## flow/design.v

```verilog
module rgst #(
    parameter w=8
)(
    input clk, rst_b, ld, clr, input [w-1:0] d, output reg [w-1:0] q
);
    always @ (posedge clk, negedge rst_b)
        if (!rst_b)                 q <= 0;
        else if (clr)               q <= 0;
        else if (ld)                q <= d;
endmodule
module mschdpath (
    input clk, rst_b,ld_merg,upd_mreg, input [511:0] blk, output [31:0] m0
);
    function [31:0] RtRot(input [31:0] x, input [4:0] p);
        reg [63:0] tmp; begin
        tmp = {x, x} >> p; RtRot = tmp[31:0];end
    endfunction
    function [31:0] Sgm0(input [31:0]x); begin
        Sgm0=RtRot(x,7)^RtRot(x,18)^(x>>3);end
    endfunction
    function [31:0] Sgm1(input [31:0]x); begin
        Sgm1=RtRot(x,17)^RtRot(x,19)^(x>>10);end
    endfunction
    function [31:0] Mux(input sel,input [31:0]d1,d0); begin
        Mux = (sel) ?  d1 : d0 ;end
    endfunction
    function [31:0] Word32(input [511:0]blk, input [3:0]idx); begin
        Word32 = blk[511-32*idx -:32];end
    endfunction
    wire [31:0] m[0:15];
    generate
        genvar k;
        for( k = 0; k < 16; k = k +1) begin:some_name
            if(k < 15)
                rgst #(.w(32)) i0(.clk(clk),.rst_b(rst_b),.clr(1'd0),.ld(upd_mreg),.d(Mux(ld_merg,Word32(blk,k),m[k+1])),.q(m[k]));
            else
                rgst #(.w(32)) i0(.clk(clk),.rst_b(rst_b),.clr(1'd0),.ld(upd_mreg),.d(Mux(ld_merg,Word32(blk,k),m[0] + Sgm0(m[1]) + m[9] + Sgm1(m[14]))),.q(m[k]));
        end
    endgenerate
    assign m0 = m[0];
endmodule
```

## flow/run.sh

```bash
#!/bin/bash
# the make line also repeats each setting of config.mk as NAME=value (left out here)
make -C /OpenROAD-flow-scripts/flow DESIGN_CONFIG=/design/flow/config.mk WORK_HOME=/design/flow/orfs CLKGATE_MAP_FILE= finish
```

## flow/config.mk

```make
export PLATFORM = sky130hd
export DESIGN_NAME = mschdpath
export DESIGN_NICKNAME = mschdpath
export VERILOG_FILES = /design/flow/design.v
export SDC_FILE = /design/flow/constraint.sdc
export NUM_CORES = 4
export LEC_CHECK = 0
export ABC_AREA = 0
export CAP_MARGIN = 20
export CORE_ASPECT_RATIO = 0.93
export CORE_MARGIN = 2
export CORE_UTILIZATION = 72
export CTS_CLUSTER_DIAMETER = 355
export CTS_CLUSTER_SIZE = 25
export SETUP_SLACK_MARGIN = 0.68
export SLEW_MARGIN = 20
```

## flow/constraint.sdc

```tcl
create_clock -name core_clock -period 2.62 [get_ports {clk}]
set_input_delay 0.5240 -clock core_clock [delete_from_list [all_inputs] [get_ports {clk}]]
set_output_delay 0.5240 -clock core_clock [all_outputs]
set_load 0.01 [all_outputs]
```

==> job_summary.md, run 1 <==
### Flow metrics

| Metric | Value |
|---|---|
| Grt total ovfl | 579 |
| Dominant combinational family | multiplexers |
| Top-area cell share | 46.12% |
| Port Buf Inserts | 547 |
| Cell Type Count | 51 |
| Post-synthesis sequential area ratio | 46.12% |
| Yosys stat chip area | 27,780 um2 |
| CTS sink count | 512 |
| Synth Area in Adders | 5.864% |
| Synthesized area | 27,780 um2 |
| Root Buffer | clkbuf_16 |
| Dominant register cell | dfrtp_1 |
| Num CTS Buffers | 24 |
| Synth area leaders | dfrtp_1 46%, mux2i_1 18%, a21oi_1 9.6% |
| Aoi share | 12.05% |
| Run status | did not finish |
| Rows | 69 |
| Fp util | 72.80% |
| XOR Share, Synth | 4.571% |
| Top-count cell post-synth | a21oi_1 |
| Yosys simple share | 8.684% |
| Die Width | 207.7 um |
| Die ar. | 40,170 um2 |
| Asr flop ratio synth | 100.0% |
| Largest area contributor in the netlist | dfrtp_1 |
| Core area | 38,160 um2 |
| Commonest cells post-synth | 531 x a21oi_1, 521 x nor2_1, 512 x dfrtp_1 |
| Die height | 193.4 um |
| Synth Instances | 2,848 |
| Count of library flops with an enable pin | 0 |
| Synth mux share | 17.55% |
| Hpwl dp | 87.21 mm |
| Max H-tree Level | 1 |
| Post-Syn Nets | 3,457 |
| Gr usage total | 88.23% |
| Placer Congestion | 1.195 |
| IO Pins | 548 |
| Yosys warning count | 2 |
| Longest Clk Path Bufs | 3 |
| Synthesized flop and latch total | 512 |
| Cell count in the Yosys report | 2,848 |
| Error | [ERROR GRT-0116] Global routing finished with congestion. Check the congestion regions in the DRC Viewer. |
| Syn_area_per_cell | 9.754 um2 |
| Failed at | 5_1_grt |
[routing by layer]
metal / GRT overflow / global-route usage (%)
met1: 5 / 86.32
met2: 376 / 101.9
met3: 22 / 74.95
met4: 174 / 93.56
met5: 2 / 49.58
[what timing repair did]
action                                  4_1_cts
hold buffers                                  1
gates resized                               290
setup buffers                                31
pin swaps                                    53
endpoints found under the setup margin       64
endpoints found under the hold margin        34
[through the flow]
stage	setup slack, ns	cells	instance area, um2
2_1_floorplan	-1.017	2848	28050
3_3_place_gp	-1.186	3953	35740
3_5_place_dp	-1.483	3953	35740
4_1_cts	-1.403	4011	37380
==> run 2: changes to the inputs <==
- ABC_AREA: 0 -> default
- CORE_ASPECT_RATIO: 0.93 -> default
- CORE_UTILIZATION: 72 -> 68
- CTS_CLUSTER_DIAMETER: 355 -> 35
- CTS_CLUSTER_SIZE: 25 -> 62
- HOLD_SLACK_MARGIN: default -> -0.09
- SETUP_SLACK_MARGIN: 0.68 -> 1.04
- TNS_END_PERCENT: default -> 80
- clock period: 2.62 -> 3.65 ns (I/O delays scaled with it)
==> job_summary.md, run 2 <==
### Flow metrics

| Metric | Value |
|---|---|
| Post-Syn Nets | 3,457 |
| Synthesized area | 27,780 um2 |
| Synth mux share | 17.55% |
| Yosys simple share | 8.684% |
| Grt total ovfl | 91 |
| Error | [ERROR GRT-0232] Routing congestion too high. Check the congestion heatmap in the GUI. |
| Port Buf Inserts | 547 |
| Yosys stat chip area | 27,780 um2 |
| Core area | 40,550 um2 |
| Run status | did not finish |
| Dominant combinational family | multiplexers |
| Syn_area_per_cell | 9.754 um2 |
| Cell Type Count | 51 |
| IO Pins | 548 |
| Die Width | 206.1 um |
| Longest Clk Path Bufs | 3 |
| Synth Area in Adders | 5.864% |
| Root Buffer | clkbuf_16 |
| Failed at | 5_1_grt |
| Rows | 74 |
| Fp util | 68.50% |
| Commonest cells post-synth | 531 x a21oi_1, 521 x nor2_1, 512 x dfrtp_1 |
| Post-synthesis sequential area ratio | 46.12% |
| Count of library flops with an enable pin | 0 |
| Cell count in the Yosys report | 2,848 |
| XOR Share, Synth | 4.571% |
| Top-count cell post-synth | a21oi_1 |
| Top-area cell share | 46.12% |
| Dpl cells | 3,899 |
| Dominant register cell | dfrtp_1 |
| Gr usage total | 79.28% |
| Synth Instances | 2,848 |
| Num CTS Buffers | 84 |
| Synthesized flop and latch total | 512 |
| Aoi share | 12.05% |
| Asr flop ratio synth | 100.0% |
| Die height | 206.1 um |
| Yosys warning count | 2 |
| Hpwl dp | 78.15 mm |
| CTS sink count | 512 |
| Placer Congestion | 1.052 |
| Die ar. | 42,490 um2 |
| Max H-tree Level | 3 |
| Hold_buf cts | 0 |
| Largest area contributor in the netlist | dfrtp_1 |
| Synth area leaders | dfrtp_1 46%, mux2i_1 18%, a21oi_1 9.6% |
[run 2: through the flow]
step / setup WS (ns) / hold WS [ns] / instance area (um2) / TNS (ns)
after global placement: -0.2024 / 0.4738 / 35020 / -2.477
after detailed placement: -0.3004 / 0.4841 / 35020 / -4.407
after CTS: -0.3229 / 0.1019 / 38410 / -5.368
after floorplan: 0.01269 / 0.4344 / 28040 / 0
[run 2: layer usage]
layer / overflow / GRT usage, %
met1: 0 / 77.04
met2: 57 / 95.22
met4: 32 / 83.37
met3: 2 / 65.80
met5: 0 / 28.10
[run 2: timing repair]
item	CTS
resized	59
pin swaps	25
setup endpoints to repair	31
buffers inserted	7
==> run 3: changes to the inputs <==
- CORE_UTILIZATION: 68 -> 57
- CTS_CLUSTER_DIAMETER: 35 -> default
- CTS_CLUSTER_SIZE: 62 -> default
- HOLD_SLACK_MARGIN: -0.09 -> default
- SETUP_SLACK_MARGIN: 1.04 -> default
- TNS_END_PERCENT: 80 -> default
- clock period: 3.65 -> 2.19 ns (I/O delays scaled with it)
==> job_summary.md, run 3 <==
### Metrics collected by this job

| Metric | Value |
|---|---|
| Grt total ovfl | 0 |
| Post-Syn Nets | 3,457 |
| Synth Instances | 2,848 |
| Vias in the first global route | 26,421 |
| Clk network pwr share | 13.9% |
| Yosys warning count | 2 |
| Antenna Violating Nets Remaining | 0 |
| CP peak stage delay | 0.51 ns |
| Rows | 80 |
| Hold Path Sink | some_name[15].genblk1.i0.q[13]$_DFFE_PN0P_ |
| Dominant combinational family | multiplexers |
| Aoi share | 12.05% |
| Slew @ Worst Pin | 0.6226 ns |
| Dpl cells | 4,141 |
| CP Class | reg -> reg |
| Cell count in the Yosys report | 2,848 |
| CP arrival | 4.49 ns |
| End of the worst register-to-register path | some_name[15].genblk1.i0.q[27]$_DFFE_PN0P_ |
| Switch Pwr | 29,460 uW |
| Largest net degree at the start of global routing | 92 |
| Slew HR | 58.49% |
| WL final | 109.6 mm |
| Initial DRC count | 2,588 |
| P_int | 39,840 uW |
| Max FO, Critical Path | 3 |
| Final Instance Area | 39,440 um2 |
| Longest Clk Path Bufs | 3 |
| Largest area contributor in the netlist | dfrtp_1 |
| 1st-pass router iterations | 8 |
| DR vias | 25,556 |
| XOR Share, Synth | 4.571% |
| Fin crit period | 4.010 ns |
| Power share of the combinational group | 68.1% |
| CTS sink count | 512 |
| Core area | 47,950 um2 |
| Commonest cells post-synth | 531 x a21oi_1, 521 x nor2_1, 512 x dfrtp_1 |
| Final setup fails | 31 |
| Synth mux share | 17.55% |
| Vias per cell | 5.974 |
| Master of the slowest instance on the critical path | fa_1 |
| Synth Area in Adders | 5.864% |
| Worst-path clk slew | 0.07 ns |
| Switching Fraction | 42.51% |
| Critical path depth | 17 |
| Hpwl dp | 81.56 mm |
| Final net count | 4,210 |
| Final hold violations | 0 |
| Worst Setup Start Kind | register |
| Synthesized flop and latch total | 512 |
| Unrepaired setup endpoints after global routing | yes |
| Yosys simple share | 8.684% |
| Max-slew violations | 0 |
| Dpl cell area | 36,530 um2 |
| Cell Type Count | 51 |
| R2R cell count | 17 |
| First-pass GRT wire length | 161.0 mm |
| Avg WL per Cell | 25.62 um |
| Root Buffer | clkbuf_16 |
| Post-synthesis sequential area ratio | 46.12% |
| Setup crit end kind | register |
| Synthesized area | 27,780 um2 |
| IO Pins | 548 |
| Worst path bufs/invs | 3 |
| TNS Setup | -46.91 ns |
| Worst setup path end | some_name[15].genblk1.i0.q[27]$_DFFE_PN0P_ |
| RR Startpoint | some_name[14].genblk1.i0.q[20]$_DFFE_PN0P_ |
| Final hold slack | 0.2396 ns |
| Hold path depth | 2 |
| Clk. pwr | 9620 uW |
| Seq pwr share | 18.0% |
| Dominant register cell | dfrtp_1 |
| Synth area leaders | dfrtp_1 46%, mux2i_1 18%, a21oi_1 9.6% |
| Top Family by Delay on Critical Path | adder cells |
| Fmax | 249.4 MHz |
| Syn_area_per_cell | 9.754 um2 |
| Clk ins delay skew pair | 0.63 ns |
| Top-area cell share | 46.12% |
| Asr flop ratio synth | 100.0% |
| Filler instances | 2,764 |
| Port Buf Inserts | 547 |
| Count of library flops with an enable pin | 0 |
| Max-cap violations | 0 |
| Leak Pwr | 0.01782 uW |
| HP Start | upd_mreg |
| Gr usage total | 43.10% |
| Comb group | 47,200 uW |
| Yosys stat chip area | 27,780 um2 |
| Initial antenna violation count | 28 |
| Die Width | 224.8 um |
| Fp util | 57.94% |
| Period utilization | 183.1% |
| CP cell instances | xnor2_2, xnor2_2, fa_1, inv_1, fa_1, inv_2, ha_4, inv_2, fa_2, nor2b_4, o2111ai_4, a21oi_4, nor2_2, o311ai_4, a21boi_2, xnor2_1, o221a_1 |
| Log Warnings | 31 |
| Area Overhead vs Synth | 41.98% |
| Placer Congestion | 1.075 |
| Non-filler cells, final | 4,278 |
| Die height | 224.8 um |
| Hold Crit Class | in -> reg |
| Layout check failures | setup timing |
| Power Dens Cells | 1757 nW/um2 |
| TritonCTS clock tree | built |
| Worst Skew | 0.03844 ns |
| Num CTS Buffers | 55 |
| Max H-tree Level | 2 |
| Max power group | combinational cells |
| Power Sequential | 12,500 uW |
| Worst reg2reg setup slack | -1.82 ns |
| Run status | failed layout checks |
| Peak VDD IR | 1.948 mV |
| Top-count cell post-synth | a21oi_1 |
| Die ar. | 50,520 um2 |
| DRC viols | 0 |
| Crit path DRT | 2.67 ns |
| CP startpoint | some_name[14].genblk1.i0.q[20]$_DFFE_PN0P_ |
| Worst setup margin | -1.820 ns |
==> run 3: metal layers <==
layer	global-route usage (%)	routed length [um]	up-vias
li1	-	-	11110
met1	53.40	40100	12513
met5	0	63	-
met4	22.35	6993	10
met2	69.82	51630	1495
met3	11.33	10820	428
==> run 3: timing repair <==
item                                    in CTS  in global routing
endpoints found under the setup margin      44                 39
setup buffers                                7                 14
gates resized                               92                 89
pin swaps                                   32                 41
hold buffers                                 1                  0
hold endpoints to repair                    46                  0
==> run 3: layout make-up <==
cell class	instances	area [um2]	area share, %
tap	615	769.5	1.951
clock buffer	75	1583	4.013
antenna	23	57.56	0.1459
timing repair buffer	927	8874	22.50
sequential	512	12840	32.55
clock inverter	21	244.0	0.6186
multi-input combinational	1956	14520	36.80
inverter	149	559.3	1.418
==> run 3: metrics by stage <==
step / total power [uW] / util (%) / setup slack [ns]
final: 69300 / 82.27 / -1.820
after global routing: 72670 / 82.25 / -1.973
after CTS: 63930 / 80.96 / -1.719
after detailed placement: 50640 / 76.19 / -1.855
after global placement: 50200 / 76.19 / -1.816
after floorplan: 33140 / - / -1.447
==> run 4: changes to the inputs <==
- CORE_UTILIZATION: 57 -> 68
- CTS_CLUSTER_DIAMETER: default -> 34
- CTS_CLUSTER_SIZE: default -> 32
- HOLD_SLACK_MARGIN: default -> 0.3
- SETUP_SLACK_MARGIN: default -> -0.23
- clock period: 2.19 -> 2.88 ns (I/O delays scaled with it)
==> job_summary.md, run 4 <==
### Flow metrics

| Metric | Value |
|---|---|
| Run status | did not finish |
| Failed at | 4_1_cts |
| Error | [ERROR DPL-0033] detailed placement checks failed during check placement. |
| Synth mux share | 17.55% |
| Rows | 74 |
| Top-area cell share | 46.12% |
| Asr flop ratio synth | 100.0% |
| IO Pins | 548 |
| Largest area contributor in the netlist | dfrtp_1 |
| Synth Instances | 2,848 |
| Post-synthesis sequential area ratio | 46.12% |
| Commonest cells post-synth | 531 x a21oi_1, 521 x nor2_1, 512 x dfrtp_1 |
| Count of library flops with an enable pin | 0 |
| Post-Syn Nets | 3,457 |
| Hpwl dp | 79.59 mm |
| Syn_area_per_cell | 9.754 um2 |
| Placer Congestion | 1.136 |
| Synthesized area | 27,780 um2 |
| Yosys stat chip area | 27,780 um2 |
| Synthesized flop and latch total | 512 |
| Dominant register cell | dfrtp_1 |
| Cell count in the Yosys report | 2,848 |
| Die Width | 206.1 um |
| Port Buf Inserts | 547 |
| Dominant combinational family | multiplexers |
| Yosys warning count | 2 |
| Yosys simple share | 8.684% |
| Fp util | 68.50% |
| Dpl cells | 3,997 |
| XOR Share, Synth | 4.571% |
| Synth area leaders | dfrtp_1 46%, mux2i_1 18%, a21oi_1 9.6% |
| Die ar. | 42,490 um2 |
| Die height | 206.1 um |
| Cell Type Count | 51 |
| Top-count cell post-synth | a21oi_1 |
| Core area | 40,550 um2 |
| Synth Area in Adders | 5.864% |
| Setup slack after placement | -1.167 ns |
| Aoi share | 12.05% |
## run 4: metrics by stage
stage,total power (uW),TNS (ns),cell area (um2)
detailed placement,36790,-27.09,35880
global placement,35330,-21.15,35880
floorplan,25170,-13.87,28040
==> run 5: changes to the inputs <==
- ABC_AREA: default -> 1
- CORE_UTILIZATION: 68 -> 72
- CTS_CLUSTER_DIAMETER: 34 -> 349
- CTS_CLUSTER_SIZE: 32 -> 100
- HOLD_SLACK_MARGIN: 0.3 -> default
- PLACE_DENSITY: default -> 0.4
- SETUP_SLACK_MARGIN: -0.23 -> 0.26
- clock period: 2.88 -> 2.19 ns (I/O delays scaled with it)
==> job_summary.md, run 5 <==
### Flow metrics

| Metric | Value |
|---|---|
| Syn_area_per_cell | 7.865 um2 |
| Yosys warning count | 2 |
| CTS sink count | 512 |
| Synth area leaders | dfrtp_1 45%, o21ai_0 11%, inv_1 9.0% |
| Error | [ERROR GRT-0116] Global routing finished with congestion. Check the congestion regions in the DRC Viewer. |
| Rows | 72 |
| Port Buf Inserts | 547 |
| Die height | 202.8 um |
| Dpl cells | 4,731 |
| Die ar. | 41,130 um2 |
| Max H-tree Level | 1 |
| Commonest cells post-synth | 684 x inv_1, 599 x o21ai_0, 512 x dfrtp_1 |
| XOR Share, Synth | 3.909% |
| Post-Syn Nets | 4,227 |
| Aoi share | 25.33% |
| Die Width | 202.8 um |
| Count of library flops with an enable pin | 0 |
| Run status | did not finish |
| Dominant register cell | dfrtp_1 |
| Yosys simple share | 7.492% |
| Asr flop ratio synth | 100.0% |
| IO Pins | 548 |
| Failed at | 5_1_grt |
| Gr usage total | 88.04% |
| Root Buffer | clkbuf_16 |
| Synthesized area | 28,460 um2 |
| Cell Type Count | 26 |
| Placer Congestion | 1.243 |
| Core area | 38,830 um2 |
| Dominant combinational family | AND-OR/OR-AND gates |
| Grt total ovfl | 425 |
| Fp util | 73.29% |
| Num CTS Buffers | 9 |
| Synth mux share | 0% |
| Hpwl dp | 93.43 mm |
| Synth Area in Adders | 5.725% |
| Largest area contributor in the netlist | dfrtp_1 |
| Longest Clk Path Bufs | 3 |
| Synthesized flop and latch total | 512 |
| Cell count in the Yosys report | 3,618 |
| Post-synthesis sequential area ratio | 45.02% |
| Yosys stat chip area | 28,460 um2 |
| Top-area cell share | 45.02% |
| Top-count cell post-synth | inv_1 |
| Synth Instances | 3,618 |
run 5: metrics by stage:
step,setup WS [ns],power [uW],util [%],hold WS (ns),instance area (um2)
2_1_floorplan,-0.9306,30010,-,0.1424,28730
3_3_place_gp,-1.297,40000,93.60,0.3618,36340
3_5_place_dp,-1.532,42560,93.60,0.3625,36340
4_1_cts,-1.380,49150,95.97,0.1975,37260
run 5: routing by layer:
layer / track usage, % / overflow
met4: 91.74 / 143
met3: 77.53 / 25
met2: 99.99 / 241
met5: 56.07 / 2
met1: 85.85 / 14
run 5: timing repair:
item,in CTS
setup endpoints to repair,64
endpoints found under the hold margin,36
pin swaps,45
hold buffers,1
setup buffers,19
resized,307
==> run 6: changes to the inputs <==
- CAP_MARGIN: 20 -> 10
- CORE_ASPECT_RATIO: default -> 0.93
- CTS_CLUSTER_DIAMETER: 349 -> 355
- CTS_CLUSTER_SIZE: 100 -> 25
- PLACE_DENSITY: 0.4 -> default
- SETUP_SLACK_MARGIN: 0.26 -> 0.33
- clock period: 2.19 -> 2.67 ns (I/O delays scaled with it)
==> job_summary.md, run 6 <==
### Flow metrics

| Metric | Value |
|---|---|
| Count of library flops with an enable pin | 0 |
| Hpwl dp | 89.85 mm |
| XOR Share, Synth | 3.909% |
| Yosys stat chip area | 28,460 um2 |
| Post-Syn Nets | 4,227 |
| Grt total ovfl | 164 |
| Longest Clk Path Bufs | 3 |
| CTS sink count | 512 |
| Core area | 39,150 um2 |
| Dpl cell area | 35,920 um2 |
| Synth area leaders | dfrtp_1 45%, o21ai_0 11%, inv_1 9.0% |
| Cell Type Count | 26 |
| Cell count in the Yosys report | 3,618 |
| Fp util | 72.68% |
| Error | [ERROR GRT-0116] Global routing finished with congestion. Check the congestion regions in the DRC Viewer. |
| Yosys warning count | 2 |
| Synthesized flop and latch total | 512 |
| Placer Congestion | 1.139 |
| Gr usage total | 82.70% |
| Num CTS Buffers | 24 |
| Die height | 195.7 um |
| Setup slack after placement | -1.209 ns |
| Post-synthesis sequential area ratio | 45.02% |
| Synth mux share | 0% |
| Max H-tree Level | 1 |
| Asr flop ratio synth | 100.0% |
| Commonest cells post-synth | 684 x inv_1, 599 x o21ai_0, 512 x dfrtp_1 |
| Root Buffer | clkbuf_16 |
| Largest area contributor in the netlist | dfrtp_1 |
| Run status | did not finish |
| Port Buf Inserts | 547 |
| IO Pins | 548 |
| Synthesized area | 28,460 um2 |
| Top-area cell share | 45.02% |
| Die Width | 210.2 um |
| Synth Area in Adders | 5.725% |
| Syn_area_per_cell | 7.865 um2 |
| Dominant register cell | dfrtp_1 |
| Aoi share | 25.33% |
| Dominant combinational family | AND-OR/OR-AND gates |
| Rows | 70 |
| Failed at | 5_1_grt |
| Top-count cell post-synth | inv_1 |
| Die ar. | 41,130 um2 |
| Synth Instances | 3,618 |
| Yosys simple share | 7.492% |
## run 6: through the flow
stage / instances / setup TNS, ns
after detailed placement: 4672 / -28.94
after floorplan: 3618 / -10.11
after global placement: 4672 / -23.73
after CTS: 4711 / -24.22
## run 6: per-layer routing
metal	overflow	track usage [%]
met4	71	82.58
met2	70	94.98
met5	2	48.16
met1	9	81.60
met3	12	72.98
## run 6: timing repair
| action | CTS |
|---|---|
| hold buffers | 1 |
| endpoints found under the setup margin | 33 |
| endpoints found under the hold margin | 53 |
| resized | 183 |
| buffers inserted | 12 |
| pin swaps | 47 |
==> run 7: changes to the inputs <==
- ABC_AREA: 1 -> 0
- CAP_MARGIN: 10 -> 25
- CELL_PAD_IN_SITES_DETAIL_PLACEMENT: default -> 1
- CELL_PAD_IN_SITES_GLOBAL_PLACEMENT: default -> 0
- CORE_ASPECT_RATIO: 0.93 -> 1.69
- CORE_MARGIN: 2 -> 8
- CORE_UTILIZATION: 72 -> 61
- CTS_CLUSTER_DIAMETER: 355 -> default
- CTS_CLUSTER_SIZE: 25 -> 81
- HOLD_SLACK_MARGIN: default -> 0.06
- PLACE_DENSITY_LB_ADDON: default -> 0.19
- SETUP_SLACK_MARGIN: 0.33 -> 0.47
- SLEW_MARGIN: 20 -> 30
- TNS_END_PERCENT: default -> 60
- clock period: 2.67 -> 4.63 ns (I/O delays scaled with it)
==> job_summary.md, run 7 <==
### Flow metrics

| Metric | Value |
|---|---|
| Run status | did not finish |
| Failed at | 3_5_place_dp |
| Error | [ERROR DPL-0033] detailed placement checks failed during check placement. |
| Commonest cells post-synth | 531 x a21oi_1, 521 x nor2_1, 512 x dfrtp_1 |
| Fp util | 61.75% |
| Placer Congestion | 0.9952 |
| Synth area leaders | dfrtp_1 46%, mux2i_1 18%, a21oi_1 9.6% |
| Asr flop ratio synth | 100.0% |
| Yosys warning count | 2 |
| Core area | 44,990 um2 |
| Largest area contributor in the netlist | dfrtp_1 |
| Rows | 101 |
| Die height | 293.4 um |
| Synthesized area | 27,780 um2 |
| Synth Area in Adders | 5.864% |
| IO Pins | 548 |
| Post-synthesis sequential area ratio | 46.12% |
| Aoi share | 12.05% |
| Syn_area_per_cell | 9.754 um2 |
| Port Buf Inserts | 547 |
| Cell count in the Yosys report | 2,848 |
| Synth mux share | 17.55% |
| Synth Instances | 2,848 |
| Yosys simple share | 8.684% |
| Dominant combinational family | multiplexers |
| Dominant register cell | dfrtp_1 |
| Cell Type Count | 51 |
| Top-area cell share | 46.12% |
| Die Width | 180.2 um |
| Yosys stat chip area | 27,780 um2 |
| Die ar. | 52,860 um2 |
| XOR Share, Synth | 4.571% |
| Top-count cell post-synth | a21oi_1 |
| Count of library flops with an enable pin | 0 |
| Post-Syn Nets | 3,457 |
| Synthesized flop and latch total | 512 |
run 7: stage by stage:
| step | instance area (um2) | instances | worst slack [ns] | power (uW) | hold slack (ns) |
|---|---|---|---|---|---|
| 3_3_place_gp | 33600 | 3773 | 0.2603 | 19340 | 0.5026 |
| 2_1_floorplan | 27780 | 2848 | 0.7661 | 14830 | 0.4581 |
==> run 8: changes to the inputs <==
- CAP_MARGIN: 25 -> 20
- CELL_PAD_IN_SITES_DETAIL_PLACEMENT: 1 -> 2
- CELL_PAD_IN_SITES_GLOBAL_PLACEMENT: 0 -> default
- CORE_ASPECT_RATIO: 1.69 -> default
- CORE_MARGIN: 8 -> 2
- CORE_UTILIZATION: 61 -> 49
- CTS_CLUSTER_SIZE: 81 -> 99
- HOLD_SLACK_MARGIN: 0.06 -> default
- MAX_ROUTING_LAYER: default -> met5
- MIN_ROUTING_LAYER: default -> met1
- PLACE_DENSITY_LB_ADDON: 0.19 -> 0.2
- SETUP_SLACK_MARGIN: 0.47 -> 0.46
- SLEW_MARGIN: 30 -> 20
- TNS_END_PERCENT: 60 -> 100
- clock period: 4.63 -> 5.38 ns (I/O delays scaled with it)
==> job_summary.md, run 8 <==
### Flow metrics

| Metric | Value |
|---|---|
| Run status | did not finish |
| Failed at | 3_5_place_dp |
| Error | [ERROR DPL-0033] detailed placement checks failed during check placement. |
| Commonest cells post-synth | 531 x a21oi_1, 521 x nor2_1, 512 x dfrtp_1 |
| Rows | 87 |
| Post-synthesis sequential area ratio | 46.12% |
| Die height | 242.1 um |
| Fp util | 49.46% |
| Port Buf Inserts | 547 |
| Syn_area_per_cell | 9.754 um2 |
| Count of library flops with an enable pin | 0 |
| Post-Syn Nets | 3,457 |
| Synth mux share | 17.55% |
| XOR Share, Synth | 4.571% |
| Synth area leaders | dfrtp_1 46%, mux2i_1 18%, a21oi_1 9.6% |
| Largest area contributor in the netlist | dfrtp_1 |
| Core area | 56,170 um2 |
| Synthesized area | 27,780 um2 |
| Die ar. | 58,610 um2 |
| Yosys simple share | 8.684% |
| IO Pins | 548 |
| Synth Area in Adders | 5.864% |
| Yosys warning count | 2 |
| Dominant combinational family | multiplexers |
| Cell count in the Yosys report | 2,848 |
| Placer Congestion | 0.9996 |
| Dominant register cell | dfrtp_1 |
| Die Width | 242.1 um |
| Cell Type Count | 51 |
| Top-count cell post-synth | a21oi_1 |
| Asr flop ratio synth | 100.0% |
| Synthesized flop and latch total | 512 |
| Top-area cell share | 46.12% |
| Aoi share | 12.05% |
| Synth Instances | 2,848 |
| Yosys stat chip area | 27,780 um2 |
==> run 8: per-stage QoR <==
step / hold WS [ns] / setup WS (ns) / cell area, um2
2_1_floorplan: 0.4581 / 1.516 / 27780
3_3_place_gp: 0.4785 / 0.9211 / 33710
==> run 9: changes to the inputs <==
- ABC_AREA: 0 -> 1
- CELL_PAD_IN_SITES_DETAIL_PLACEMENT: 2 -> 1
- CORE_UTILIZATION: 49 -> 58
- CTS_CLUSTER_DIAMETER: default -> 296
- CTS_CLUSTER_SIZE: 99 -> default
- GPL_ROUTABILITY_DRIVEN: default -> 0
- HOLD_SLACK_MARGIN: default -> 0.15
- MAX_ROUTING_LAYER: met5 -> met4
- MIN_ROUTING_LAYER: met1 -> met2
- PLACE_DENSITY_LB_ADDON: 0.2 -> default
- SETUP_SLACK_MARGIN: 0.46 -> default
- SLEW_MARGIN: 20 -> 35
- TNS_END_PERCENT: 100 -> 65
- clock period: 5.38 -> 4.5 ns (I/O delays scaled with it)
==> job_summary.md, run 9 <==
### Flow metrics

| Metric | Value |
|---|---|
| Post-Syn Nets | 4,227 |
| Die ar. | 50,850 um2 |
| Commonest cells post-synth | 684 x inv_1, 599 x o21ai_0, 512 x dfrtp_1 |
| Top-area cell share | 45.02% |
| Cell count in the Yosys report | 3,618 |
| Aoi share | 25.33% |
| Fp util | 58.50% |
| Die Width | 225.5 um |
| Largest area contributor in the netlist | dfrtp_1 |
| Cell Type Count | 26 |
| Error | [ERROR DPL-0033] detailed placement checks failed during check placement. |
| Die height | 225.5 um |
| Failed at | 3_5_place_dp |
| Syn_area_per_cell | 7.865 um2 |
| Synth Instances | 3,618 |
| Top-count cell post-synth | inv_1 |
| Synth area leaders | dfrtp_1 45%, o21ai_0 11%, inv_1 9.0% |
| Post-synthesis sequential area ratio | 45.02% |
| IO Pins | 548 |
| Rows | 81 |
| Count of library flops with an enable pin | 0 |
| Port Buf Inserts | 547 |
| Synthesized area | 28,460 um2 |
| Synthesized flop and latch total | 512 |
| Dominant register cell | dfrtp_1 |
| Yosys simple share | 7.492% |
| Synth Area in Adders | 5.725% |
| XOR Share, Synth | 3.909% |
| Yosys warning count | 2 |
| Run status | did not finish |
| Synth mux share | 0% |
| Core area | 48,650 um2 |
| Yosys stat chip area | 28,460 um2 |
| Asr flop ratio synth | 100.0% |
| Dominant combinational family | AND-OR/OR-AND gates |
==> run 9: through the flow <==
stage             hold WS (ns)  area [um2]  std cells  total power, uW
global placement        0.4574       34300       4609            17320
floorplan               0.4436       28460       3618            13750
==> run 10: changes to the inputs <==
- ABC_AREA: 1 -> 0
- CAP_MARGIN: 20 -> 25
- CELL_PAD_IN_SITES_GLOBAL_PLACEMENT: default -> 0
- CORE_ASPECT_RATIO: default -> 1.69
- CORE_MARGIN: 2 -> 8
- CORE_UTILIZATION: 58 -> 61
- CTS_CLUSTER_DIAMETER: 296 -> 325
- CTS_CLUSTER_SIZE: default -> 17
- GPL_ROUTABILITY_DRIVEN: 0 -> default
- HOLD_SLACK_MARGIN: 0.15 -> 0.06
- MIN_ROUTING_LAYER: met2 -> default
- PLACE_DENSITY_LB_ADDON: default -> 0.08
- SETUP_SLACK_MARGIN: default -> 0.47
- SLEW_MARGIN: 35 -> 30
- TNS_END_PERCENT: 65 -> 60
- clock period: 4.5 -> 4.63 ns (I/O delays scaled with it)
==> job_summary.md, run 10 <==
### Flow metrics

| Metric | Value |
|---|---|
| Run status | did not finish |
| Failed at | 3_5_place_dp |
| Error | Error: detail_place.tcl, 38 bad optional access |
| Synth area leaders | dfrtp_1 46%, mux2i_1 18%, a21oi_1 9.6% |
| Die Width | 180.2 um |
| Fp util | 61.75% |
| Rows | 101 |
| Port Buf Inserts | 547 |
| Aoi share | 12.05% |
| Yosys simple share | 8.684% |
| Synthesized area | 27,780 um2 |
| Syn_area_per_cell | 9.754 um2 |
| Yosys warning count | 2 |
| Largest area contributor in the netlist | dfrtp_1 |
| Synth Area in Adders | 5.864% |
| Placer Congestion | 1.039 |
| Count of library flops with an enable pin | 0 |
| Synthesized flop and latch total | 512 |
| Top-area cell share | 46.12% |
| Synth mux share | 17.55% |
| Top-count cell post-synth | a21oi_1 |
| Dominant combinational family | multiplexers |
| XOR Share, Synth | 4.571% |
| Cell Type Count | 51 |
| Asr flop ratio synth | 100.0% |
| Cell count in the Yosys report | 2,848 |
| Core area | 44,990 um2 |
| Yosys stat chip area | 27,780 um2 |
| Die height | 293.4 um |
| Dominant register cell | dfrtp_1 |
| Post-Syn Nets | 3,457 |
| Commonest cells post-synth | 531 x a21oi_1, 521 x nor2_1, 512 x dfrtp_1 |
| IO Pins | 548 |
| Post-synthesis sequential area ratio | 46.12% |
| Die ar. | 52,860 um2 |
| Synth Instances | 2,848 |
-- run 10: through the flow --
stage             total power [uW]  cell area [um2]  cells
floorplan                    14830            27780   2848
global placement             19460            33620   3770
==> run 11: changes to the inputs <==
- ABC_AREA: 0 -> default
- CAP_MARGIN: 25 -> 20
- CELL_PAD_IN_SITES_DETAIL_PLACEMENT: 1 -> default
- CELL_PAD_IN_SITES_GLOBAL_PLACEMENT: 0 -> default
- CORE_ASPECT_RATIO: 1.69 -> default
- CORE_MARGIN: 8 -> 2
- CORE_UTILIZATION: 61 -> 72
- CTS_CLUSTER_DIAMETER: 325 -> 320
- CTS_CLUSTER_SIZE: 17 -> 37
- HOLD_SLACK_MARGIN: 0.06 -> default
- MAX_ROUTING_LAYER: met4 -> default
- PLACE_DENSITY_LB_ADDON: 0.08 -> default
- SETUP_SLACK_MARGIN: 0.47 -> default
- SLEW_MARGIN: 30 -> 20
- TNS_END_PERCENT: 60 -> default
- clock period: 4.63 -> 3.89 ns (I/O delays scaled with it)
==> job_summary.md, run 11 <==
### Flow metrics

| Metric | Value |
|---|---|
| Placer Congestion | 1.184 |
| Core area | 37,840 um2 |
| Cell count in the Yosys report | 2,848 |
| Synth mux share | 17.55% |
| Synthesized area | 27,780 um2 |
| Cell Type Count | 51 |
| Syn_area_per_cell | 9.754 um2 |
| Commonest cells post-synth | 531 x a21oi_1, 521 x nor2_1, 512 x dfrtp_1 |
| Top-count cell post-synth | a21oi_1 |
| Synth Area in Adders | 5.864% |
| CTS sink count | 512 |
| Port Buf Inserts | 547 |
| Yosys simple share | 8.684% |
| Longest Clk Path Bufs | 3 |
| Synthesized flop and latch total | 512 |
| Largest area contributor in the netlist | dfrtp_1 |
| Yosys stat chip area | 27,780 um2 |
| Fp util | 73.41% |
| Hpwl dp | 76.92 mm |
| Hold_buf cts | 0 |
| Post-synthesis sequential area ratio | 46.12% |
| Post-Syn Nets | 3,457 |
| Dominant combinational family | multiplexers |
| Die Width | 200.4 um |
| Dominant register cell | dfrtp_1 |
| Top-area cell share | 46.12% |
| Die ar. | 40,170 um2 |
| Rows | 71 |
| Failed at | 5_1_grt |
| Root Buffer | clkbuf_16 |
| Count of library flops with an enable pin | 0 |
| Max H-tree Level | 1 |
| IO Pins | 548 |
| Aoi share | 12.05% |
| Run status | did not finish |
| Synth Instances | 2,848 |
| Dpl cell area | 33,980 um2 |
| Asr flop ratio synth | 100.0% |
| Yosys warning count | 2 |
| Die height | 200.4 um |
| Synth area leaders | dfrtp_1 46%, mux2i_1 18%, a21oi_1 9.6% |
| XOR Share, Synth | 4.571% |
| Num CTS Buffers | 17 |
[run 11: timing repair]
| item | 4_1_cts |
|---|---|
| pin swaps | 17 |
| setup endpoints to repair | 17 |
| buffers inserted | 1 |
| resized | 26 |
[run 11: stage by stage]
step	worst slack, ns	instances	total power, uW
2_1_floorplan	0.02611	2848	17650
3_3_place_gp	-0.09936	3768	22310
3_5_place_dp	-0.2239	3768	23350
4_1_cts	-0.07297	3788	26270
==> run 12: changes to the inputs <==
- CORE_UTILIZATION: 72 -> 68
- CTS_CLUSTER_DIAMETER: 320 -> 27
- HOLD_SLACK_MARGIN: default -> -0.05
- SETUP_SLACK_MARGIN: default -> 1.14
- clock period: 3.89 -> 4.2 ns (I/O delays scaled with it)
==> job_summary.md, run 12 <==
### Flow metrics

| Metric | Value |
|---|---|
| Yosys warning count | 2 |
| Rows | 74 |
| Synthesized area | 27,780 um2 |
| Placer Congestion | 1.111 |
| Hpwl dp | 74.29 mm |
| Longest Clk Path Bufs | 3 |
| Yosys simple share | 8.684% |
| Die height | 206.1 um |
| Gr usage total | 85.39% |
| Top-area cell share | 46.12% |
| Synth Instances | 2,848 |
| Largest area contributor in the netlist | dfrtp_1 |
| Hold_buf cts | 0 |
| Grt total ovfl | 318 |
| Top-count cell post-synth | a21oi_1 |
| Setup slack after placement | 0.04794 ns |
| Cell Type Count | 51 |
| Root Buffer | clkbuf_16 |
| XOR Share, Synth | 4.571% |
| Max H-tree Level | 3 |
| Dominant register cell | dfrtp_1 |
| Count of library flops with an enable pin | 0 |
| Yosys stat chip area | 27,780 um2 |
| Error | [ERROR GRT-0232] Routing congestion too high. Check the congestion heatmap in the GUI. |
| Failed at | 5_1_grt |
| Num CTS Buffers | 115 |
| Dpl cell area | 33,860 um2 |
| Run status | did not finish |
| Post-synthesis sequential area ratio | 46.12% |
| Aoi share | 12.05% |
| Synth mux share | 17.55% |
| Fp util | 68.50% |
| Syn_area_per_cell | 9.754 um2 |
| Die ar. | 42,490 um2 |
| Synth Area in Adders | 5.864% |
| Dominant combinational family | multiplexers |
| CTS sink count | 512 |
| Dpl cells | 3,750 |
| Synth area leaders | dfrtp_1 46%, mux2i_1 18%, a21oi_1 9.6% |
| IO Pins | 548 |
| Die Width | 206.1 um |
| Cell count in the Yosys report | 2,848 |
| Synthesized flop and latch total | 512 |
| Asr flop ratio synth | 100.0% |
| Core area | 40,550 um2 |
| Post-Syn Nets | 3,457 |
| Port Buf Inserts | 547 |
| Commonest cells post-synth | 531 x a21oi_1, 521 x nor2_1, 512 x dfrtp_1 |
-- run 12: timing repair --
item / CTS
pin swaps: 40
setup buffers: 30
hold endpoints to repair: 0
endpoints found under the setup margin: 30
resized: 92
-- run 12: metrics by stage --
stage	hold WS, ns	total power [uW]
after floorplan	0.4581	17260
after global placement	0.4745	21330
after detailed placement	0.4803	21660
after CTS	0.3092	34110
-- run 12: routing by layer --
metal	global-route usage, %	overflow
met5	35.24	0
met3	74.31	3
met1	83.58	0
met4	90.74	127
met2	98.33	188
==> run 13: changes to the inputs <==
- ABC_AREA: default -> 0
- CELL_PAD_IN_SITES_GLOBAL_PLACEMENT: default -> 0
- CORE_ASPECT_RATIO: default -> 1.56
- CORE_UTILIZATION: 68 -> 58
- CTS_CLUSTER_DIAMETER: 27 -> default
- HOLD_SLACK_MARGIN: -0.05 -> default
- SETUP_SLACK_MARGIN: 1.14 -> 0.47
- SLEW_MARGIN: 20 -> 30
- TNS_END_PERCENT: default -> 60
- clock period: 4.2 -> 3.09 ns (I/O delays scaled with it)
==> job_summary.md, run 13 <==
### Metrics collected by this job

| Metric | Value |
|---|---|
| Synth mux share | 17.55% |
| Critical path depth | 19 |
| Crit path DRT | 3.60 ns |
| Power Sequential | 8800 uW |
| CP cell instances | xnor2_2, xnor2_1, buf_4, fa_1, inv_1, fa_1, inv_1, ha_4, inv_2, fa_2, nor2b_4, o2111ai_4, a21oi_4, buf_6, nor2_2, o311ai_4, xor2_1, mux2i_1, a21oi_1 |
| IO Pins | 548 |
| Worst setup margin | -1.063 ns |
| Synthesized area | 27,780 um2 |
| Largest net degree at the start of global routing | 194 |
| Fp util | 58.43% |
| XOR Share, Synth | 4.571% |
| Longest Clk Path Bufs | 3 |
| WL final | 106.5 mm |
| Setup crit end kind | register |
| Period utilization | 134.4% |
| Worst reg2reg setup slack | -1.06 ns |
| R2R cell count | 19 |
| Hold_buf cts | 0 |
| DRC viols | 0 |
| Worst Setup Start Kind | register |
| Gr usage total | 42.40% |
| Largest area contributor in the netlist | dfrtp_1 |
| CP Class | reg -> reg |
| Syn_area_per_cell | 9.754 um2 |
| Area Overhead vs Synth | 39.15% |
| TritonCTS clock tree | built |
| Synth Instances | 2,848 |
| Unrepaired setup endpoints after global routing | yes |
| Power Total | 48,700 uW |
| DR vias | 24,511 |
| Top Family by Delay on Critical Path | adder cells |
| Vias per cell | 5.801 |
| Master of the slowest instance on the critical path | fa_1 |
| Initial DRC count | 1,792 |
| Max H-tree Level | 2 |
| 1st-pass router iterations | 7 |
| CP startpoint | some_name[14].genblk1.i0.q[20]$_DFFE_PN0P_ |
| Yosys stat chip area | 27,780 um2 |
| Num CTS Buffers | 48 |
| Leak Pwr | 0.01748 uW |
| Initial antenna violation count | 26 |
| Die ar. | 49,710 um2 |
| Clk ins delay skew pair | 0.59 ns |
| Root Buffer | clkbuf_16 |
| Die height | 277.4 um |
| Power share of the combinational group | 68.6% |
| Hold Crit Class | in -> async |
| Asr flop ratio synth | 100.0% |
| Max-cap violations | 0 |
| CP peak stage delay | 0.49 ns |
| Synth area leaders | dfrtp_1 46%, mux2i_1 18%, a21oi_1 9.6% |
| Final setup fails | 30 |
| Layout check failures | setup timing |
| Rows | 100 |
| Worst Skew | 0.01047 ns |
| Slew HR | 36.48% |
| Worst-path clk slew | 0.07 ns |
| Synthesized flop and latch total | 512 |
| CP arrival | 4.66 ns |
| RR Startpoint | some_name[14].genblk1.i0.q[20]$_DFFE_PN0P_ |
| Die Width | 179.2 um |
| Final net count | 4,163 |
| Power Dens Cells | 1260 nW/um2 |
| P_int | 27,910 uW |
| Slew @ Worst Pin | 0.9527 ns |
| Max power group | combinational cells |
| Switch Pwr | 20,790 uW |
| Aoi share | 12.05% |
| Count of library flops with an enable pin | 0 |
| Fmax | 240.8 MHz |
| Run status | failed layout checks |
| Synth Area in Adders | 5.864% |
| Top-count cell post-synth | a21oi_1 |
| Final hold violations | 0 |
| Avg WL per Cell | 25.21 um |
| Cell Type Count | 51 |
| Clk network pwr share | 13.3% |
| Switching Fraction | 42.70% |
| Core area | 47,550 um2 |
| Post-Syn Nets | 3,457 |
| Grt total ovfl | 0 |
| Post-synthesis sequential area ratio | 46.12% |
| Peak VDD IR | 1.193 mV |
| Commonest cells post-synth | 531 x a21oi_1, 521 x nor2_1, 512 x dfrtp_1 |
| Max FO, Critical Path | 3 |
| Antenna Violating Nets Remaining | 0 |
| Yosys warning count | 2 |
| End of the worst register-to-register path | some_name[15].genblk1.i0.q[23]$_DFFE_PN0P_ |
| Fin crit period | 4.153 ns |
| Yosys simple share | 8.684% |
| Vias in the first global route | 25,939 |
| Port Buf Inserts | 547 |
| First-pass GRT wire length | 154.0 mm |
| Seq pwr share | 18.1% |
| Comb group | 33,400 uW |
| Dominant register cell | dfrtp_1 |
| Dominant combinational family | multiplexers |
| Worst setup path end | some_name[15].genblk1.i0.q[23]$_DFFE_PN0P_ |
| Clk. pwr | 6480 uW |
| Log Warnings | 37 |
| CTS sink count | 512 |
| Worst path bufs/invs | 5 |
| Max-slew violations | 0 |
| Utilization after layout | 81.30% |
| Top-area cell share | 46.12% |
| Cell count in the Yosys report | 2,848 |
| Placer Congestion | 0.9583 |
| Hpwl dp | 80.22 mm |
==> run 13: cell type report <==
class,count,area [um2]
Antenna cell,20,50.05
Clock buffer,72,1443
Clock inverter,17,285.3
Fill cell,2862,8890
Inverter,149,559.3
Multi-Input combinational cell,1956,14390
Sequential cell,512,12820
Tap cell,612,765.7
Timing Repair Buffer,887,8342
==> run 13: stage by stage <==
step           setup TNS [ns]  std cells  setup slack (ns)  hold WS (ns)  area, um2
2_1_floorplan          -8.367       2848           -0.5473        0.3224      27960
6_report               -22.73       4225            -1.063       0.01130      38660
5_1_grt                -26.37       4225            -1.185       0.04984      38660
4_1_cts                -22.54       4201            -1.051       0.02940      38390
3_5_place_dp           -24.71       4099            -1.147        0.4790      35930
3_3_place_gp           -23.62       4099            -1.087        0.4730      35930
==> run 13: what timing repair did <==
action / in CTS / in global routing
gates resized: 109 / 35
endpoints found under the setup margin: 30 / 31
buffers inserted: 13 / 4
hold endpoints to repair: 0 / 0
pin swaps: 49 / 27
==> run 13: per-layer routing <==
layer	global-route usage (%)	vias to the layer above	wire (um)
li1	-	11046	-
met1	44.64	11826	35290
met4	38.38	12	11650
met5	0	-	73
met3	9.471	416	7990
met2	69.72	1211	51510
==> run 14: changes to the inputs <==
- ABC_AREA: 0 -> default
- CELL_PAD_IN_SITES_GLOBAL_PLACEMENT: 0 -> default
- CORE_ASPECT_RATIO: 1.56 -> default
- CORE_UTILIZATION: 58 -> 72
- CTS_CLUSTER_DIAMETER: default -> 268
- CTS_CLUSTER_SIZE: 37 -> 62
- HOLD_SLACK_MARGIN: default -> -0.09
- SETUP_SLACK_MARGIN: 0.47 -> default
- SLEW_MARGIN: 30 -> 20
- TNS_END_PERCENT: 60 -> 70
- clock period: 3.09 -> 3.65 ns (I/O delays scaled with it)
==> job_summary.md, run 14 <==
### Flow metrics

| Metric | Value |
|---|---|
| Max H-tree Level | 1 |
| Largest area contributor in the netlist | dfrtp_1 |
| Commonest cells post-synth | 531 x a21oi_1, 521 x nor2_1, 512 x dfrtp_1 |
| Top-count cell post-synth | a21oi_1 |
| Dominant register cell | dfrtp_1 |
| Cell Type Count | 51 |
| Rows | 71 |
| Yosys simple share | 8.684% |
| Die ar. | 40,170 um2 |
| Aoi share | 12.05% |
| Die height | 200.4 um |
| Root Buffer | clkbuf_16 |
| Die Width | 200.4 um |
| Dominant combinational family | multiplexers |
| Placer Congestion | 1.214 |
| Synth mux share | 17.55% |
| Dpl cell area | 34,530 um2 |
| Post-synthesis sequential area ratio | 46.12% |
| Fp util | 73.41% |
| Failed at | 5_1_grt |
| Core area | 37,840 um2 |
| XOR Share, Synth | 4.571% |
| Error | [ERROR GRT-0232] Routing congestion too high. Check the congestion heatmap in the GUI. |
| Yosys stat chip area | 27,780 um2 |
| Asr flop ratio synth | 100.0% |
| Port Buf Inserts | 547 |
| Cell count in the Yosys report | 2,848 |
| Gr usage total | 76.97% |
| Synth Area in Adders | 5.864% |
| Yosys warning count | 2 |
| Synthesized flop and latch total | 512 |
| Grt total ovfl | 100 |
| Longest Clk Path Bufs | 3 |
| Synth Instances | 2,848 |
| Synthesized area | 27,780 um2 |
| CTS sink count | 512 |
| Syn_area_per_cell | 9.754 um2 |
| Run status | did not finish |
| Synth area leaders | dfrtp_1 46%, mux2i_1 18%, a21oi_1 9.6% |
| Hpwl dp | 79.61 mm |
| Top-area cell share | 46.12% |
| Post-Syn Nets | 3,457 |
| IO Pins | 548 |
| Num CTS Buffers | 12 |
| Count of library flops with an enable pin | 0 |
| Setup slack after placement | -0.4349 ns |
==> run 14: timing repair <==
item	CTS
pin swaps	14
resized	50
endpoints found under the setup margin	23
buffers inserted	3
hold buffers	0
endpoints found under the hold margin	0
==> run 14: per-layer routing <==
layer / overflow / track usage (%)
met5: 0 / 33.69
met4: 40 / 75.79
met3: 3 / 62.78
met2: 54 / 93.70
met1: 3 / 76.22
==> run 14: stage by stage <==
stage	cells	hold slack, ns
2_1_floorplan	2848	0.4344
3_3_place_gp	3843	0.4735
3_5_place_dp	3843	0.4797
4_1_cts	3860	0.1172
==> run 15: changes to the inputs <==
- CELL_PAD_IN_SITES_DETAIL_PLACEMENT: default -> 2
- CELL_PAD_IN_SITES_GLOBAL_PLACEMENT: default -> 0
- CORE_UTILIZATION: 72 -> 40
- CTS_CLUSTER_DIAMETER: 268 -> 152
- CTS_CLUSTER_SIZE: 62 -> 41
- GPL_ROUTABILITY_DRIVEN: default -> 0
- GPL_TIMING_DRIVEN: default -> 0
- HOLD_SLACK_MARGIN: -0.09 -> 0.02
- MAX_ROUTING_LAYER: default -> met4
- MIN_ROUTING_LAYER: default -> met2
- PLACE_DENSITY_LB_ADDON: default -> 0.14
- SETUP_SLACK_MARGIN: default -> 0.23
- SLEW_MARGIN: 20 -> 25
- TNS_END_PERCENT: 70 -> 60
- clock period: 3.65 -> 4.5 ns (I/O delays scaled with it)
==> job_summary.md, run 15 <==
### Flow metrics

| Metric | Value |
|---|---|
| Run status | did not finish |
| Failed at | 5_1_grt |
| Error | [ERROR GRT-0116] Global routing finished with congestion. Check the congestion regions in the DRC Viewer. |
| Post-synthesis sequential area ratio | 46.12% |
| Rows | 96 |
| Aoi share | 12.05% |
| Fp util | 40.43% |
| Die Width | 267.5 um |
| Max H-tree Level | 1 |
| Top-area cell share | 46.12% |
| Top-count cell post-synth | a21oi_1 |
| Setup slack after placement | -0.5653 ns |
| Core area | 68,710 um2 |
| Cell count in the Yosys report | 2,848 |
| XOR Share, Synth | 4.571% |
| Commonest cells post-synth | 531 x a21oi_1, 521 x nor2_1, 512 x dfrtp_1 |
| Yosys warning count | 2 |
| Synth Area in Adders | 5.864% |
| Port Buf Inserts | 546 |
| Asr flop ratio synth | 100.0% |
| Num CTS Buffers | 17 |
| Hold_buf cts | 0 |
| Synthesized area | 27,780 um2 |
| Hpwl dp | 119.2 mm |
| Cell Type Count | 51 |
| Post-Syn Nets | 3,457 |
| Synth area leaders | dfrtp_1 46%, mux2i_1 18%, a21oi_1 9.6% |
| Dominant combinational family | multiplexers |
| Dominant register cell | dfrtp_1 |
| Synth Instances | 2,848 |
| IO Pins | 548 |
| Synth mux share | 17.55% |
| Grt total ovfl | 30 |
| Count of library flops with an enable pin | 0 |
| Largest area contributor in the netlist | dfrtp_1 |
| Die ar. | 71,580 um2 |
| CTS sink count | 512 |
| Syn_area_per_cell | 9.754 um2 |
| Die height | 267.5 um |
| Yosys simple share | 8.684% |
| Synthesized flop and latch total | 512 |
| Gr usage total | 80.68% |
| Longest Clk Path Bufs | 3 |
| Root Buffer | clkbuf_16 |
| Yosys stat chip area | 27,780 um2 |
run 15: through the flow:
step	utilization [%]	instances	cell area (um2)	TNS (ns)
floorplan	-	2848	27780	0
global placement	50.08	4325	34410	-
detailed placement	50.33	4331	34580	-5.790
CTS	51.90	4363	35660	0
run 15: metal layers:
| metal | global-route usage (%) | GRT overflow |
|---|---|---|
| met5 | - | - |
| met4 | 67.24 | 5 |
| met3 | 84.98 | 24 |
| met2 | 83.66 | 1 |
| met1 | - | - |
run 15: what timing repair did:
item	4_1_cts
gates resized	115
pin swaps	24
buffers inserted	10
setup endpoints to repair	26
==> run 16: changes to the inputs <==
- CELL_PAD_IN_SITES_DETAIL_PLACEMENT: 2 -> default
- CELL_PAD_IN_SITES_GLOBAL_PLACEMENT: 0 -> default
- CORE_UTILIZATION: 40 -> 72
- CTS_CLUSTER_DIAMETER: 152 -> 355
- CTS_CLUSTER_SIZE: 41 -> 25
- GPL_ROUTABILITY_DRIVEN: 0 -> default
- GPL_TIMING_DRIVEN: 0 -> default
- HOLD_SLACK_MARGIN: 0.02 -> default
- MAX_ROUTING_LAYER: met4 -> default
- MIN_ROUTING_LAYER: met2 -> default
- PLACE_DENSITY_LB_ADDON: 0.14 -> default
- SETUP_SLACK_MARGIN: 0.23 -> default
- SLEW_MARGIN: 25 -> 20
- TNS_END_PERCENT: 60 -> default
- clock period: 4.5 -> 3.09 ns (I/O delays scaled with it)
==> job_summary.md, run 16 <==
### Flow metrics

| Metric | Value |
|---|---|
| Synth mux share | 17.55% |
| Post-Syn Nets | 3,457 |
| Synth Instances | 2,848 |
| Root Buffer | clkbuf_16 |
| XOR Share, Synth | 4.571% |
| Run status | did not finish |
| Error | [ERROR GRT-0116] Global routing finished with congestion. Check the congestion regions in the DRC Viewer. |
| Yosys warning count | 2 |
| Synthesized area | 27,780 um2 |
| Post-synthesis sequential area ratio | 46.12% |
| Largest area contributor in the netlist | dfrtp_1 |
| Cell Type Count | 51 |
| Top-area cell share | 46.12% |
| Top-count cell post-synth | a21oi_1 |
| Failed at | 5_1_grt |
| Count of library flops with an enable pin | 0 |
| Dominant register cell | dfrtp_1 |
| Longest Clk Path Bufs | 3 |
| Dpl cells | 3,945 |
| Gr usage total | 91.60% |
| Die height | 200.4 um |
| Placer Congestion | 1.198 |
| Setup slack after placement | -1.058 ns |
| Yosys simple share | 8.684% |
| Yosys stat chip area | 27,780 um2 |
| Dominant combinational family | multiplexers |
| Port Buf Inserts | 547 |
| Max H-tree Level | 1 |
| IO Pins | 548 |
| Cell count in the Yosys report | 2,848 |
| Fp util | 73.41% |
| Asr flop ratio synth | 100.0% |
| CTS sink count | 512 |
| Die ar. | 40,170 um2 |
| Synth area leaders | dfrtp_1 46%, mux2i_1 18%, a21oi_1 9.6% |
| Hpwl dp | 87.36 mm |
| Dpl cell area | 35,610 um2 |
| Die Width | 200.4 um |
| Core area | 37,840 um2 |
| Synthesized flop and latch total | 512 |
| Synth Area in Adders | 5.864% |
| Syn_area_per_cell | 9.754 um2 |
| Grt total ovfl | 834 |
| Commonest cells post-synth | 531 x a21oi_1, 521 x nor2_1, 512 x dfrtp_1 |
| Rows | 71 |
| Num CTS Buffers | 24 |
| Aoi share | 12.05% |
run 16: what timing repair did:
action                                 in CTS
gates resized                             115
setup buffers                              17
hold buffers                                1
setup endpoints to repair                  30
pin swaps                                  38
endpoints found under the hold margin      52
cloned                                      0
run 16: per-layer routing:
metal  GRT usage (%)  overflow
met1           87.83        13
met2           103.8       481
met3           81.51        36
met4           99.63       300
met5           51.90         4
run 16: per-stage QoR:
| stage | TNS [ns] | util [%] |
|---|---|---|
| floorplan | -8.181 | - |
| global placement | -15.05 | 94.09 |
| detailed placement | -22.27 | 94.09 |
| CTS | -23.11 | 97.86 |
==> run 17: changes to the inputs <==
- ABC_AREA: default -> 1
- CAP_MARGIN: 20 -> 0
- CORE_ASPECT_RATIO: default -> 0.5
- CORE_UTILIZATION: 72 -> 68
- CTS_CLUSTER_DIAMETER: 355 -> 356
- CTS_CLUSTER_SIZE: 25 -> 99
- PLACE_DENSITY: default -> 0.42
- TNS_END_PERCENT: default -> 10
- clock period: 3.09 -> 2.51 ns (I/O delays scaled with it)
==> job_summary.md, run 17 <==
### Flow metrics

| Metric | Value |
|---|---|
| Aoi share | 25.33% |
| Root Buffer | clkbuf_16 |
| Synth area leaders | dfrtp_1 45%, o21ai_0 11%, inv_1 9.0% |
| Dpl cells | 4,736 |
| Cell Type Count | 26 |
| Synth Area in Adders | 5.725% |
| Die Width | 293.3 um |
| Synthesized area | 28,460 um2 |
| Yosys warning count | 2 |
| Post-synthesis sequential area ratio | 45.02% |
| Failed at | 5_1_grt |
| Synth Instances | 3,618 |
| Port Buf Inserts | 547 |
| Top-area cell share | 45.02% |
| Die ar. | 43,600 um2 |
| IO Pins | 548 |
| Post-Syn Nets | 4,227 |
| Synthesized flop and latch total | 512 |
| Placer Congestion | 1.178 |
| Run status | did not finish |
| Commonest cells post-synth | 684 x inv_1, 599 x o21ai_0, 512 x dfrtp_1 |
| CTS sink count | 512 |
| Top-count cell post-synth | inv_1 |
| XOR Share, Synth | 3.909% |
| Count of library flops with an enable pin | 0 |
| Yosys stat chip area | 28,460 um2 |
| Syn_area_per_cell | 7.865 um2 |
| Dominant combinational family | AND-OR/OR-AND gates |
| Asr flop ratio synth | 100.0% |
| Hpwl dp | 81.47 mm |
| Die height | 148.7 um |
| Max H-tree Level | 1 |
| Num CTS Buffers | 9 |
| Longest Clk Path Bufs | 3 |
| Largest area contributor in the netlist | dfrtp_1 |
| Fp util | 69.64% |
| Cell count in the Yosys report | 3,618 |
| Synth mux share | 0% |
| Dominant register cell | dfrtp_1 |
| Core area | 40,860 um2 |
| Rows | 52 |
| Yosys simple share | 7.492% |
-- run 17: timing repair --
action                                  CTS
pin swaps                                25
resized                                  83
hold buffers                              1
endpoints found under the setup margin   31
buffers inserted                          4
endpoints found under the hold margin    38
-- run 17: stage by stage --
stage | setup WS, ns | area [um2] | util, %
CTS | -1.037 | 36580 | 89.53
detailed placement | -1.167 | 35960 | 88.01
global placement | -1.036 | 35960 | 88.01
floorplan | -0.6148 | 28510 | -
==> run 18: changes to the inputs <==
- ABC_AREA: 1 -> default
- CAP_MARGIN: 0 -> 20
- CORE_ASPECT_RATIO: 0.5 -> default
- CTS_CLUSTER_DIAMETER: 356 -> 29
- CTS_CLUSTER_SIZE: 99 -> 66
- MAX_ROUTING_LAYER: default -> met4
- PLACE_DENSITY: 0.42 -> default
- TNS_END_PERCENT: 10 -> default
- clock period: 2.51 -> 3.02 ns (I/O delays scaled with it)
==> job_summary.md, run 18 <==
### Flow metrics

| Metric | Value |
|---|---|
| Run status | did not finish |
| Failed at | 4_1_cts |
| Error | [ERROR DPL-0038] Utilization greater than 100%, impossible to legalize |
| Die ar. | 42,490 um2 |
| Port Buf Inserts | 547 |
| Hpwl dp | 78.03 mm |
| Post-Syn Nets | 3,457 |
| Top-count cell post-synth | a21oi_1 |
| Dominant register cell | dfrtp_1 |
| Dpl cell area | 35,640 um2 |
| Placer Congestion | 1.226 |
| Top-area cell share | 46.12% |
| Post-synthesis sequential area ratio | 46.12% |
| XOR Share, Synth | 4.571% |
| Dominant combinational family | multiplexers |
| Largest area contributor in the netlist | dfrtp_1 |
| Cell Type Count | 51 |
| Commonest cells post-synth | 531 x a21oi_1, 521 x nor2_1, 512 x dfrtp_1 |
| Die Width | 206.1 um |
| Cell count in the Yosys report | 2,848 |
| Rows | 74 |
| Synthesized area | 27,780 um2 |
| Aoi share | 12.05% |
| Synth mux share | 17.55% |
| Dpl cells | 3,969 |
| Setup slack after placement | -1.024 ns |
| Fp util | 68.50% |
| Synthesized flop and latch total | 512 |
| Count of library flops with an enable pin | 0 |
| Yosys stat chip area | 27,780 um2 |
| Yosys simple share | 8.684% |
| Syn_area_per_cell | 9.754 um2 |
| Core area | 40,550 um2 |
| IO Pins | 548 |
| Synth Instances | 2,848 |
| Synth area leaders | dfrtp_1 46%, mux2i_1 18%, a21oi_1 9.6% |
| Asr flop ratio synth | 100.0% |
| Die height | 206.1 um |
| Synth Area in Adders | 5.864% |
| Yosys warning count | 2 |
-- run 18: per-stage QoR --
stage / hold slack (ns) / power [uW]
after global placement: 0.4741 / 33710
after floorplan: 0.3084 / 24010
after detailed placement: 0.4803 / 35050
==> run 19: changes to the inputs <==
- CORE_UTILIZATION: 68 -> 40
- CTS_CLUSTER_DIAMETER: 29 -> default
- CTS_CLUSTER_SIZE: 66 -> default
- MAX_ROUTING_LAYER: met4 -> default
- clock period: 3.02 -> 4.53 ns (I/O delays scaled with it)
==> job_summary.md, run 19 <==
### Metrics collected by this job

| Metric | Value |
|---|---|
| Hpwl dp | 82.59 mm |
| DRC viols | 0 |
| Leak Pwr | 0.01589 uW |
| CP Class | reg -> reg |
| Comb group | 14,100 uW |
| Unrepaired setup endpoints after global routing | yes |
| DR vias | 22,323 |
| IO Pins | 548 |
| Synthesized area | 27,780 um2 |
| Dominant register cell | dfrtp_1 |
| Non-filler cells, final | 4,284 |
| Largest net degree at the start of global routing | 182 |
| WL final | 105.4 mm |
| Fp util | 40.43% |
| Worst setup path end | some_name[15].genblk1.i0.q[19]$_DFFE_PN0P_ |
| Hold Crit Class | in -> async |
| Aoi share | 12.05% |
| Crit path DRT | 4.99 ns |
| Fmax | 228.9 MHz |
| Root Buffer | clkbuf_16 |
| CP cell instances | xnor2_1, xnor2_1, fa_1, inv_1, fa_1, inv_1, ha_1, inv_1, fa_1, nor2b_4, o2111ai_1, a21oi_2, nor3b_2, nor4_1, nor3b_1, xor2_1, o221ai_1 |
| Max H-tree Level | 2 |
| CP peak stage delay | 0.54 ns |
| Num CTS Buffers | 59 |
| Utilization after layout | 52.54% |
| Setup slack after placement | 0.1637 ns |
| Power Sequential | 6170 uW |
| RR Startpoint | some_name[14].genblk1.i0.q[20]$_DFFE_PN0P_ |
| CP arrival | 4.83 ns |
| Yosys warning count | 2 |
| Worst-path clk slew | 0.07 ns |
| Clk network pwr share | 18.6% |
| Synth Instances | 2,848 |
| Cell Type Count | 51 |
| TritonCTS clock tree | built |
| Area Overhead vs Synth | 29.95% |
| Worst Setup Start Kind | register |
| Avg WL per Cell | 24.61 um |
| Worst setup margin | 0.1606 ns |
| Run status | complete, no violations |
| R2R cell count | 17 |
| Largest area contributor in the netlist | dfrtp_1 |
| Top-count cell post-synth | a21oi_1 |
| Post-synthesis sequential area ratio | 46.12% |
| Port Buf Inserts | 547 |
| Top Family by Delay on Critical Path | adder cells |
| Synth mux share | 17.55% |
| Clk. pwr | 4620 uW |
| Max-cap violations | 0 |
| Critical path depth | 17 |
| Final net count | 3,896 |
| Switching Fraction | 45.27% |
| Max-slew violations | 0 |
| Worst reg2reg setup slack | 0.16 ns |
| Core area | 68,710 um2 |
| Post-CTS setup buffers | 0 |
| Post-Syn Nets | 3,457 |
| Power share of the combinational group | 56.6% |
| Power Total | 24,880 uW |
| Max power group | combinational cells |
| Fin crit period | 4.369 ns |
| Cell count in the Yosys report | 2,848 |
| Antenna Violating Nets Remaining | 0 |
| Period utilization | 96.45% |
| Slew HR | 47.56% |
| Seq pwr share | 24.8% |
| Die ar. | 71,580 um2 |
| Vias in the first global route | 22,610 |
| Power Dens Cells | 689.2 nW/um2 |
| Commonest cells post-synth | 531 x a21oi_1, 521 x nor2_1, 512 x dfrtp_1 |
| Switch Pwr | 11,260 uW |
| Worst path bufs/invs | 3 |
| Die height | 267.5 um |
| Die Width | 267.5 um |
| Asr flop ratio synth | 100.0% |
| Vias per cell | 5.211 |
| Slew @ Worst Pin | 0.7866 ns |
| Yosys stat chip area | 27,780 um2 |
| Gr usage total | 29.22% |
| CTS sink count | 512 |
| Peak VDD IR | 0.6058 mV |
| 1st-pass router iterations | 5 |
| Clk ins delay skew pair | 0.62 ns |
| First-pass GRT wire length | 151.9 mm |
| Synth area leaders | dfrtp_1 46%, mux2i_1 18%, a21oi_1 9.6% |
| Hold_buf cts | 0 |
| Rows | 96 |
| Synth Area in Adders | 5.864% |
| Placer Congestion | 0.9391 |
| Initial DRC count | 1,791 |
| Dpl cells | 4,157 |
| Dominant combinational family | multiplexers |
| Initial antenna violation count | 30 |
| Final setup fails | 0 |
| Yosys simple share | 8.684% |
| Longest Clk Path Bufs | 3 |
| Grt total ovfl | 0 |
| Setup crit end kind | register |
| End of the worst register-to-register path | some_name[15].genblk1.i0.q[19]$_DFFE_PN0P_ |
| Log Warnings | 39 |
| Count of library flops with an enable pin | 0 |
| # resized after CTS | 0 |
| P_int | 13,620 uW |
| Top-area cell share | 46.12% |
| Worst Skew | 0.01470 ns |
| Max FO, Critical Path | 5 |
| CP startpoint | some_name[14].genblk1.i0.q[20]$_DFFE_PN0P_ |
| Syn_area_per_cell | 9.754 um2 |
| Final hold violations | 0 |
| XOR Share, Synth | 4.571% |
| Synthesized flop and latch total | 512 |
| TNS Setup | 0 ns |
| Master of the slowest instance on the critical path | nor3b_2 |
## run 19: per-layer routing
metal / global-route usage [%] / share of wire [%] / wire, um / vias up
li1: - / - / - / 10504
met1: 40.61 / 45 / 47310 / 10958
met2: 47.08 / 46 / 48800 / 703
met3: 5.793 / 6.7 / 7020 / 134
met4: 6.749 / 2.0 / 2152 / 24
met5: 0 / 0.15 / 154 / -
## run 19: stage by stage
| stage | area [um2] | hold WS, ns |
|---|---|---|
| 6_report | 36100 | 0.2672 |
| 3_5_place_dp | 34200 | 0.5096 |
| 3_3_place_gp | 34200 | 0.4830 |
| 4_1_cts | 36050 | 0.3118 |
| 5_1_grt | 36090 | 0.3333 |
| 2_1_floorplan | 27780 | 0.4581 |
## run 19: cell type report
| type | count | area, um2 |
|---|---|---|
| inverters | 149 | 559.3 |
| flip-flops and latches | 512 | 12810 |
| repair buffers | 609 | 6131 |
| well taps | 931 | 1165 |
| multi-input cells | 1956 | 13530 |
| diodes | 19 | 47.55 |
| clock inverters | 17 | 123.9 |
| fillers | 6348 | 32610 |
| clock buffers | 91 | 1727 |
Power figures rest on the tool's default switching activity, not on a simulated workload.
